// ipod_player
module ipod_player(
    input  logic        clk,
    input  logic        reset,
    input  logic [7:0]  kbd_ascii,
    input  logic        speed_up,
    input  logic        speed_down,
    input  logic        speed_reset,
    input  logic        direction,
    input  logic [31:0] flash_readdata,
    input  logic        flash_readdatavalid,
    output logic        flash_read,
    output logic [3:0]  flash_byteenable,
    output logic [22:0] flash_address,
    output logic [15:0] audio_data,
    output logic        sample_clk
);
Size: ~11000 cells after synthesis, roughly 92 I/O pins, roughly 0.072 mm2 of cells after synthesis.
make LEC_CHECK=0 CAP_MARGIN=20 CORE_MARGIN=2 CORE_UTILIZATION=60 CTS_CLUSTER_DIAMETER=391 CTS_CLUSTER_SIZE=98 GPL_TIMING_DRIVEN=0 PLACE_DENSITY=0.61 SETUP_SLACK_MARGIN=1.44 SLEW_MARGIN=20 finish   # period 100.0 ns
run.sh (not shown) runs the stock make flow with config.mk's settings and CLKGATE_MAP_FILE=.
==> next run, changes <==
Settings changed: CAP_MARGIN 20 to 15, CORE_UTILIZATION 60 to 40, CTS_CLUSTER_DIAMETER 391 to default, CTS_CLUSTER_SIZE 98 to default, HOLD_SLACK_MARGIN from default to 0.21, PLACE_DENSITY 0.61 to default, PLACE_DENSITY_LB_ADDON from default to 0.09, SETUP_SLACK_MARGIN 1.44 to 5.0, TNS_END_PERCENT from default to 15.
Final cell count is higher by 6.7%.
Die size is higher by 49%.
Clock-buffer cell count rises by 1.
==> next run, changes <==
Settings changed: CAP_MARGIN 15 to 5, CORE_ASPECT_RATIO from default to 0.5, CORE_MARGIN 2 to 9, CORE_UTILIZATION 40 to 51, CTS_CLUSTER_DIAMETER from default to 48, CTS_CLUSTER_SIZE from default to 18, GPL_TIMING_DRIVEN 0 to default, HOLD_SLACK_MARGIN 0.21 to default, PLACE_DENSITY_LB_ADDON 0.09 to 0.01, SETUP_SLACK_MARGIN 5.0 to -2.0, TNS_END_PERCENT 15 to 5.
Sequential share of layout area came out higher by 0.28 points. Synthesized cell count is unchanged. Maximum frequency came out lower by 4.6%. Area after synthesis is unchanged. Clock-buffer cell count came out lower by 1. Cell count came out lower by 6.1%. Via count came out lower by 5.5%. Worst setup slack got worse by 4.4 ns. Cell area came out lower by 5.0%. Core utilization came out higher by 10 points.
==> next run, changes <==
Settings changed: CAP_MARGIN 5 to 20, CORE_ASPECT_RATIO 0.5 to default, CORE_MARGIN 9 to 2, CORE_UTILIZATION 51 to 40, CTS_CLUSTER_DIAMETER 48 to 391, CTS_CLUSTER_SIZE 18 to 15, PLACE_DENSITY from default to 0.61, PLACE_DENSITY_LB_ADDON 0.01 to default, SETUP_SLACK_MARGIN -2.0 to 1.44, TNS_END_PERCENT 5 to default.
Outcome:
- cell count went up by a few percent
- fmax went up by a few percent
- clock skew went down by 0.022 ns
- via count went up slightly
- wire length went up by a few percent
- global-route usage went down by 3.5 points
- setup slack improved by 2.4 ns
- synthesized area is unchanged


ipod_player again, from the RTL that the note above started with.
make LEC_CHECK=0 ABC_AREA=1 CAP_MARGIN=20 CORE_MARGIN=2 CORE_UTILIZATION=62 CTS_CLUSTER_SIZE=99 PLACE_DENSITY=0.41 SETUP_SLACK_MARGIN=5 SLEW_MARGIN=20 finish   # period 63.2 ns
The baseline died in global routing, error DPL-0038.
Edit:
--- a/flow/config.mk
+++ b/flow/config.mk
@@ -9,6 +9,5 @@
 export CAP_MARGIN = 20
 export CORE_MARGIN = 2
-export CORE_UTILIZATION = 62
-export CTS_CLUSTER_SIZE = 99
+export CORE_UTILIZATION = 72
 export PLACE_DENSITY = 0.41
 export SETUP_SLACK_MARGIN = 5
==> flow/constraint.sdc (replaced) <==
create_clock -name core_clock -period 104.0 [get_ports {clk}]
set_input_delay 20.8000 -clock core_clock [delete_from_list [all_inputs] [get_ports {clk}]]
set_output_delay 20.8000 -clock core_clock [all_outputs]
set_load 0.01 [all_outputs]
Effect: Now the flow finished clean; die area came out lower by 14%; synthesized cell count does not change; synthesized area stays the same.
Edit:
--- a/flow/config.mk
+++ b/flow/config.mk
@@ -6,9 +6,7 @@
 export NUM_CORES = 4
 export LEC_CHECK = 0
-export ABC_AREA = 1
 export CAP_MARGIN = 20
 export CORE_MARGIN = 2
-export CORE_UTILIZATION = 72
-export PLACE_DENSITY = 0.41
+export CORE_UTILIZATION = 30
 export SETUP_SLACK_MARGIN = 5
 export SLEW_MARGIN = 20
Effect: Setup slack gets worse by 3.3 ns; cell count grows by 8.6%; via count grows by 3.8%; sequential share of layout area shrinks by 0.56 points; hold slack gets better by 0.036 ns.
Edit:
--- a/flow/config.mk
+++ b/flow/config.mk
@@ -6,7 +6,7 @@
 export NUM_CORES = 4
 export LEC_CHECK = 0
+export ABC_AREA = 1
 export CAP_MARGIN = 20
 export CORE_MARGIN = 2
-export CORE_UTILIZATION = 30
-export SETUP_SLACK_MARGIN = 5
+export CORE_UTILIZATION = 72
 export SLEW_MARGIN = 20
==> flow/constraint.sdc (replaced) <==
create_clock -name core_clock -period 63.0 [get_ports {clk}]
set_input_delay 12.6000 -clock core_clock [delete_from_list [all_inputs] [get_ports {clk}]]
set_output_delay 12.6000 -clock core_clock [all_outputs]
set_load 0.01 [all_outputs]
=> With this change the flow stopped in detailed placement; die area decreases by 60%; synthesized cell count rose by about 8%; synthesized area shrinks by about 5%.
Edit:
--- a/flow/config.mk
+++ b/flow/config.mk
@@ -6,7 +6,6 @@
 export NUM_CORES = 4
 export LEC_CHECK = 0
-export ABC_AREA = 1
 export CAP_MARGIN = 20
 export CORE_MARGIN = 2
-export CORE_UTILIZATION = 72
+export CORE_UTILIZATION = 57
 export SLEW_MARGIN = 20
==> flow/constraint.sdc (replaced) <==
create_clock -name core_clock -period 67.2 [get_ports {clk}]
set_input_delay 13.4400 -clock core_clock [delete_from_list [all_inputs] [get_ports {clk}]]
set_output_delay 13.4400 -clock core_clock [all_outputs]
set_load 0.01 [all_outputs]
What happened:
- This time the run never finished: it broke off in global routing (GRT-0232)
- die size climbs by 33%
- synthesized area went up by 5.5%
- synthesized cell count drops by 7.2%


red:
Starting RTL as in the previous note.
Settings: LEC_CHECK=0, ABC_AREA=0, CAP_MARGIN=5, CELL_PAD_IN_SITES_GLOBAL_PLACEMENT=2, CORE_ASPECT_RATIO=1.01, CORE_MARGIN=9, CORE_UTILIZATION=17, CTS_CLUSTER_DIAMETER=302, CTS_CLUSTER_SIZE=24, GPL_ROUTABILITY_DRIVEN=0, GPL_TIMING_DRIVEN=0, HOLD_SLACK_MARGIN=0.06, MAX_ROUTING_LAYER=met5, PLACE_DENSITY_LB_ADDON=0.08, SETUP_SLACK_MARGIN=-2.0, SLEW_MARGIN=20, TNS_END_PERCENT=45; clock period 153.0 ns.
Input changes introduced in blue (baseline for comparison: red):
- CORE_MARGIN changed from 9 to 2
- GPL_TIMING_DRIVEN removed (was 0)
- ABC_AREA removed (was 0)
- CELL_PAD_IN_SITES_GLOBAL_PLACEMENT removed (was 2)
- HOLD_SLACK_MARGIN removed (was 0.06)
- SETUP_SLACK_MARGIN changed from -2.0 to 5
- CTS_CLUSTER_SIZE removed (was 24)
- CORE_ASPECT_RATIO removed (was 1.01)
- TNS_END_PERCENT removed (was 45)
- CORE_UTILIZATION changed from 17 to 38
- CAP_MARGIN changed from 5 to 20
- MAX_ROUTING_LAYER removed (was met5)
- GPL_ROUTABILITY_DRIVEN removed (was 0)
- CTS_CLUSTER_DIAMETER removed (was 302)
- PLACE_DENSITY_LB_ADDON removed (was 0.08)
- the clock period (ns, I/O delays scaled along) changed from 153.0 to 93.1
Results
Taking red as the reference, in blue clock slew seen by the registers of the worst setup and hold paths went down 30 ps, count of input and output buffers went up 1, signed area change from the synthesized netlist to the final layout went up 2.6 points, via count of the first global-routing pass went down 0.82%.
div1.reset as the last element of the critical path was reported by blue, and div1.newclock by red.
Final period demand of the worst path for blue: 44910 ps down relative to red
red reports its startpoint of the most critical setup path as speedcontrol.addvalue[0] while blue reports speedcontrol.addvalue[5].
Utilization: blue > red
Changes in green relative to blue:
- PLACE_DENSITY_LB_ADDON newly set to 0.07
- SETUP_SLACK_MARGIN removed (was 5)
- CORE_UTILIZATION changed from 38 to 72
- ABC_AREA newly set to 1
- CTS_CLUSTER_DIAMETER newly set to 225
- the clock period (ns, I/O delays scaled along) changed from 93.1 to 81.9
==> results <==
Comparing green and blue, the one run not ending clean was green.
What the final checks of green revealed, after a flow that finished every stage, was a layout that fails on max-capacitance violations, max-slew violations.
Buffer share of cell area (higher): blue
Going from blue to green, post-synthesis share of cell area spent on xor and xnor gates went up 0.37 points, met3 capacity usage during global routing went up 3.3 points, number of gates resized after cts went up 32, final weighted congestion of routability-driven global placement went up about 5%.
Looking at final worst setup slack, green sits 4890 ps below blue.
blue has a higher die height than green.
green: hold slack 11 ps below blue
--- input diff green..orange ---
- changing CORE_UTILIZATION from 72 to 51
- changing PLACE_DENSITY_LB_ADDON from 0.07 to 0.01
- removing CTS_CLUSTER_DIAMETER (formerly 225)
- removing ABC_AREA (formerly 1)
- changing CORE_MARGIN from 2 to 9
- setting SETUP_SLACK_MARGIN to -2.0 for the first time
- changing the clock period (ns, I/O delays scaled along) from 81.9 to 100.0
[summary]
Every stage of green finished as expected; the final checks, on the other hand, flagged max-capacitance violations, max-slew violations, which means the layout fails.
Every stage of the flow completed for orange, and the final layout passed the timing, design-rule and antenna checks.
Between orange and green, the final worst setup slack is higher for green.
What green reported for wire length has to be multiplied by 1.2 to get the figure for orange.
Looking at overall track demand over capacity in global routing, orange sits 8.9 points below green.
The final clock period utilization by the worst path of orange exceeds that of green by 1.8 points.
Compared with green, in orange number of placement rows went up 25; post-synthesis to final-layout area growth has decreased; number of pins exceeding their max-slew limit in the final report -4.
Summary: with green as the reference, via count in orange moved up slightly.


The RTL this note starts from:
==> flow/design.v <==
module fsm(
input logic CLK_50M,
output logic [15:0] audiodata,
input logic [31:0] flash_mem_readdata,
input logic flash_mem_readdatavalid,
input logic reset,
input logic direction,
output logic [6:0] state,
input logic newclock1,
output flash_mem_read,
input logic idle,
output logic [15:0] out,
output [3:0] flash_mem_byteenable
);
parameter [6:0] start = 7'b000_0000;
parameter [6:0] read = 7'b010_0000;
parameter [6:0] waitread = 7'b110_1111;
parameter [6:0] play1 = 7'b101_1111;
parameter [6:0] play2 = 7'b111_1111;
always_ff @ (posedge CLK_50M, posedge reset)
	begin
	if (reset) begin
		state<=start;
		audiodata<=16'b0;
		end
	else 
		begin
		case(state)
		start: if(idle)begin
			state<=read;
			end
			else
			state<=start;
		read:begin
			state<=waitread;
			end
		waitread:begin
			if ( flash_mem_readdatavalid==1'b1) state<= play1;
			end	
		play1:
			begin 
			if (direction)
				begin
				if(newclock1) 
					begin
					state<=start;
					audiodata<= flash_mem_readdata [31:16];
					end
				else 
				audiodata<= flash_mem_readdata [31:16];
				end
			else
				begin 
				if(newclock1) 
					begin
					audiodata<= flash_mem_readdata [15:0];
					state<=play2;
					end
				else
				audiodata<= flash_mem_readdata [15:0];
				end
			end
		play2:
			begin 
			if (direction)
				begin
				if(newclock1) 
					begin
					state<=start;
					audiodata<= flash_mem_readdata [15:0];
					end
				else 
				audiodata<= flash_mem_readdata [15:0];
				end
			else
				begin
				if(newclock1) 
					begin
					state<=start;
					audiodata<= flash_mem_readdata [31:16];
					end
				else 
				audiodata<= flash_mem_readdata [31:16];
				end
			end
		default: state<=start;
		endcase
end 
		end 
assign flash_mem_read=~state[4];
assign flash_mem_byteenable={~state[3],~state[2],~state[1],~state[0]};
assign out =flash_mem_readdata[15:0];
endmodule 
module clockdiv (input logic [31:0] d,input logic [31:0] desiredfreq,input logic clk, input logic rst, output logic reset, output logic newclock);
always_ff @ (posedge clk, posedge rst)
begin
	if (rst)
		begin
		newclock<=1'b0;
		reset<=1'b0;
		end
	else if (d==((32'd25000000/(desiredfreq))-32'd1))
		begin
		newclock<=1'b1;
		reset<=1'b0;
		end
	else if (d>=((32'd50000000/(desiredfreq))-32'b1))
		begin
		newclock<=1'b0;
		reset<=1'b1;
		end
	else
		begin
		newclock<= newclock;
		reset<=1'b0;
		end
end
endmodule
module counter(input logic clk, input logic rst, input logic reset, output logic [31:0] Q);
always_ff @ (posedge clk, posedge rst)
begin 
	if (rst)
		Q<=32'b0;
	else if (reset)
		begin
		Q<=32'b1;
		end
	else
		Q<=Q+32'b1;
end
endmodule
module flipflop #(parameter width = 23)(input logic clk, input logic rst, input logic [width-1:0] d, output logic [width-1:0] q);
always_ff @(posedge clk, posedge rst)
if (rst) q<={width{1'b0}};
else q<=d;
endmodule
module keyboardaddr (input logic [22:0]  currentaddr,
	input logic D, E, B, F, R,
	output logic [1:0] state,
	input logic clk,
	input logic rst,
	input logic en,
output logic idle,
	output logic [22:0] nextaddr
	);
	parameter idleFW = 2'b00;
	parameter idleBW = 2'b01;
	parameter FW = 2'b10;
	parameter BW = 2'b11;
assign idle=state[1];	
	always_ff @ (posedge clk, posedge rst)
	begin
				if (rst) begin
					state<=idleFW;
					nextaddr<=23'b0;
				end
				else if (en)
					case(state)
					idleFW:	 
							if(R) begin		 
								state<=idleFW;
								nextaddr<=1'b0;
								end
							else if(B) begin  
								state<=idleBW;
								nextaddr<=currentaddr;	
								end
							else if(E) begin	 
								state<=FW;
								nextaddr<=currentaddr+1'b1;
								end
							else begin		 
								state<=idleFW;
								nextaddr<=currentaddr;
								end
					idleBW:
							if(R) begin		 
								state<=idleBW;
								nextaddr<=1'b0;
								end
							else if(F) begin		 
								state<=idleFW;
								nextaddr<=currentaddr;	
								end
							else if(B) begin		 
								state<=BW;
								nextaddr<=currentaddr+1'b1;
								end
							else begin		 
								state<=idleBW;
								nextaddr<=currentaddr;
								end
					FW:			
							if(currentaddr==32'h7ffff) begin
						nextaddr<=32'b0;
							end
							else if(R) begin		 
									state<=FW;
									nextaddr<=32'b0;
								end
								else if(B) begin		 
									state<=BW;
									nextaddr<=currentaddr-1'b1;	
								end
								else if(D) begin		 
									state<=idleFW;
									nextaddr<=currentaddr;
								end
								else begin		 
									state<=FW;
									nextaddr<=currentaddr+1'b1;						
								end
					BW:
			if(currentaddr==32'b0) begin
				nextaddr<=32'h7ffff;
				end
							else if(R) begin 
								state<=BW;
								nextaddr<=32'h7ffff;
								end
							else if(F) begin		 
								state<=FW;
								nextaddr<=currentaddr+1'b1;	
								end
							else if(D) begin		 
								state<=idleBW;
								nextaddr<=currentaddr;
								end
							else begin		 
								state<=BW;
								nextaddr<=currentaddr-1'b1;
								end
						default: state<= idleFW;
				endcase
			end
endmodule
module vDFF(clk, rst, en, in, out);
	input logic clk;
	input logic rst;
	input logic en;
	input logic [22:0] in;
	output logic [22:0] out;
	always_ff @(posedge clk, posedge rst)
		if (rst) out<=23'b0;
		else if (en) out<=in;
endmodule 
module keyboardint(kbd, D,E,B,F,R);
	input logic [7:0] kbd;
	output D,E,B,F,R;
parameter character_B =8'h42;
parameter character_D =8'h44;
parameter character_E =8'h45;
parameter character_F =8'h46;
parameter character_R =8'h52;
parameter character_lowercase_b= 8'h62;
parameter character_lowercase_d= 8'h64;
parameter character_lowercase_e= 8'h65;
parameter character_lowercase_f= 8'h66;
parameter character_lowercase_r= 8'h72;
		assign D = (character_D == kbd)| (character_lowercase_d == kbd);
		assign E = (character_E == kbd)| (character_lowercase_e == kbd);
		assign B = (character_B == kbd)| (character_lowercase_b == kbd);
		assign F = (character_F == kbd)| (character_lowercase_f == kbd);
		assign R = (character_R == kbd)| (character_lowercase_r == kbd);
endmodule
module keyintegration(clk,rst,addvalue,prevaddvalue,keys);
	input logic clk;
	input logic rst;
	input logic [2:0] keys;
	output logic [31:0] addvalue;
	input logic [31:0] prevaddvalue;
	always_ff @(posedge clk, posedge rst)begin
			if(rst) begin
				addvalue<=0;
			end
			else if(keys[2]) begin
				addvalue<=0;
			end
			else if(keys[1]) begin
				addvalue<=prevaddvalue+32'd1000;
			end
			else if(keys[0]) begin
				addvalue<=prevaddvalue-32'd1000;
			end
			else begin
				addvalue<=prevaddvalue;
			end
		end
endmodule
`default_nettype none
module ipod_player(
    input  logic        clk,
    input  logic        reset,
    input  logic [7:0]  kbd_ascii,
    input  logic        speed_up,
    input  logic        speed_down,
    input  logic        speed_reset,
    input  logic        direction,
    input  logic [31:0] flash_readdata,
    input  logic        flash_readdatavalid,
    output logic        flash_read,
    output logic [3:0]  flash_byteenable,
    output logic [22:0] flash_address,
    output logic [15:0] audio_data,
    output logic        sample_clk
);
logic D,B,E,F,R;
logic [1:0] state2;
logic idle;
logic [6:0] state;
logic [15:0] out;
logic [22:0] nextaddress;
logic [22:0] currentaddress;
logic newclock1;
logic newclock1_q;
logic addr_en;
logic [31:0] d1;
logic resetcounter1;
logic [31:0] prevaddvalue;
logic [31:0] addvalue;
logic edgeclock1;
keyintegration speedcontrol(.clk(clk),.rst(reset),.addvalue(addvalue),.prevaddvalue(prevaddvalue),.keys({speed_reset,speed_up,speed_down}));
flipflop #(32) addvalueff (.clk(clk), .rst(reset), .d(addvalue), .q(prevaddvalue));
clockdiv div1 (.d(d1),.desiredfreq(32'd22000+addvalue),.clk(clk),.rst(reset),.reset(resetcounter1),.newclock(newclock1));
counter counter1 (.clk(clk), .rst(reset), .reset(resetcounter1), .Q(d1));
always_ff @(posedge clk, posedge reset)
    if (reset) newclock1_q <= 1'b0;
    else       newclock1_q <= newclock1;
assign addr_en = newclock1 & ~newclock1_q;
keyboardaddr addressset (.currentaddr(currentaddress),.clk(clk),.rst(reset),.en(addr_en),.idle(idle),.state(state2),.D(D),.E(E),.B(B),.F(F),.R(R),.nextaddr(nextaddress));
keyboardint keyboardinput (.kbd(kbd_ascii), .D(D), .E(E), .B(B), .F(F), .R(R));
vDFF addrVDFF(.clk(clk),.rst(reset),.en(addr_en),.in(nextaddress),.out(currentaddress));
doublesync newclock_doublsync(.indata(newclock1), .outdata(edgeclock1), .clk(clk), .reset(reset));
fsm flash(
.CLK_50M(clk),
.direction(direction),
.audiodata(audio_data),
.flash_mem_readdata(flash_readdata),
.flash_mem_readdatavalid(flash_readdatavalid),
.reset(reset),
.state(state),
.out(out),
.idle(idle),
.newclock1(edgeclock1),
.flash_mem_byteenable(flash_byteenable),
.flash_mem_read(flash_read)
);
assign flash_address = currentaddress[22:0];
assign sample_clk = newclock1;
endmodule
module doublesync(input logic indata, input logic clk, input logic reset, output logic outdata);
logic reg1;
always_ff @(posedge clk, posedge reset)
    if (reset) begin
        reg1 <= 1'b0;
        outdata <= 1'b0;
    end else begin
        reg1 <= indata;
        outdata <= reg1;
    end
endmodule
`default_nettype wire
Settings: LEC_CHECK=0, ABC_AREA=1, CAP_MARGIN=20, CELL_PAD_IN_SITES_GLOBAL_PLACEMENT=2, CORE_ASPECT_RATIO=1.01, CORE_MARGIN=9, CORE_UTILIZATION=17, CTS_CLUSTER_DIAMETER=302, GPL_ROUTABILITY_DRIVEN=0, HOLD_SLACK_MARGIN=0.06, MAX_ROUTING_LAYER=met5, PLACE_DENSITY_LB_ADDON=0.08, SETUP_SLACK_MARGIN=-2.0, SLEW_MARGIN=20; clock period 124.0 ns.
Edit:
ABC_AREA = default   (was 1)
CELL_PAD_IN_SITES_GLOBAL_PLACEMENT = default   (was 2)
CORE_ASPECT_RATIO = default   (was 1.01)
CORE_MARGIN = 2   (was 9)
CORE_UTILIZATION = 70   (was 17)
CTS_CLUSTER_DIAMETER = 364   (was 302)
GPL_ROUTABILITY_DRIVEN = default   (was 0)
HOLD_SLACK_MARGIN = default   (was 0.06)
MAX_ROUTING_LAYER = default   (was met5)
PLACE_DENSITY_LB_ADDON = default   (was 0.08)
SETUP_SLACK_MARGIN = default   (was -2.0)
clock period = 69.0 ns   (was 124.0 ns; I/O delays follow)
The new run ended with an error in clock tree synthesis (DPL-0038). Synthesized area grows by 5.5%. Die size came out lower by 75%. Synthesized cell count went down by 7.2%.
Edit:
CORE_UTILIZATION = 40   (was 70)
CTS_CLUSTER_DIAMETER = default   (was 364)
SETUP_SLACK_MARGIN = 5   (was default)
clock period = 100.0 ns   (was 69.0 ns; I/O delays follow)
=> The changed run finished with timing, DRC and antenna clean; synthesized cell count is unchanged; synthesized area does not change; die size came out higher by 74%.
Edit:
CORE_MARGIN = 8   (was 2)
CTS_CLUSTER_DIAMETER = 391   (was default)
CTS_CLUSTER_SIZE = 100   (was default)
GPL_TIMING_DRIVEN = 0   (was default)
PLACE_DENSITY = 0.61   (was default)
SETUP_SLACK_MARGIN = 1.44   (was 5)
Outcome: Final area goes up by a few percent. Via count goes up by a few percent. Die area increases by a few percent. Wire length increases by about a fifth. Hold slack gets worse by 0.0051 ns.
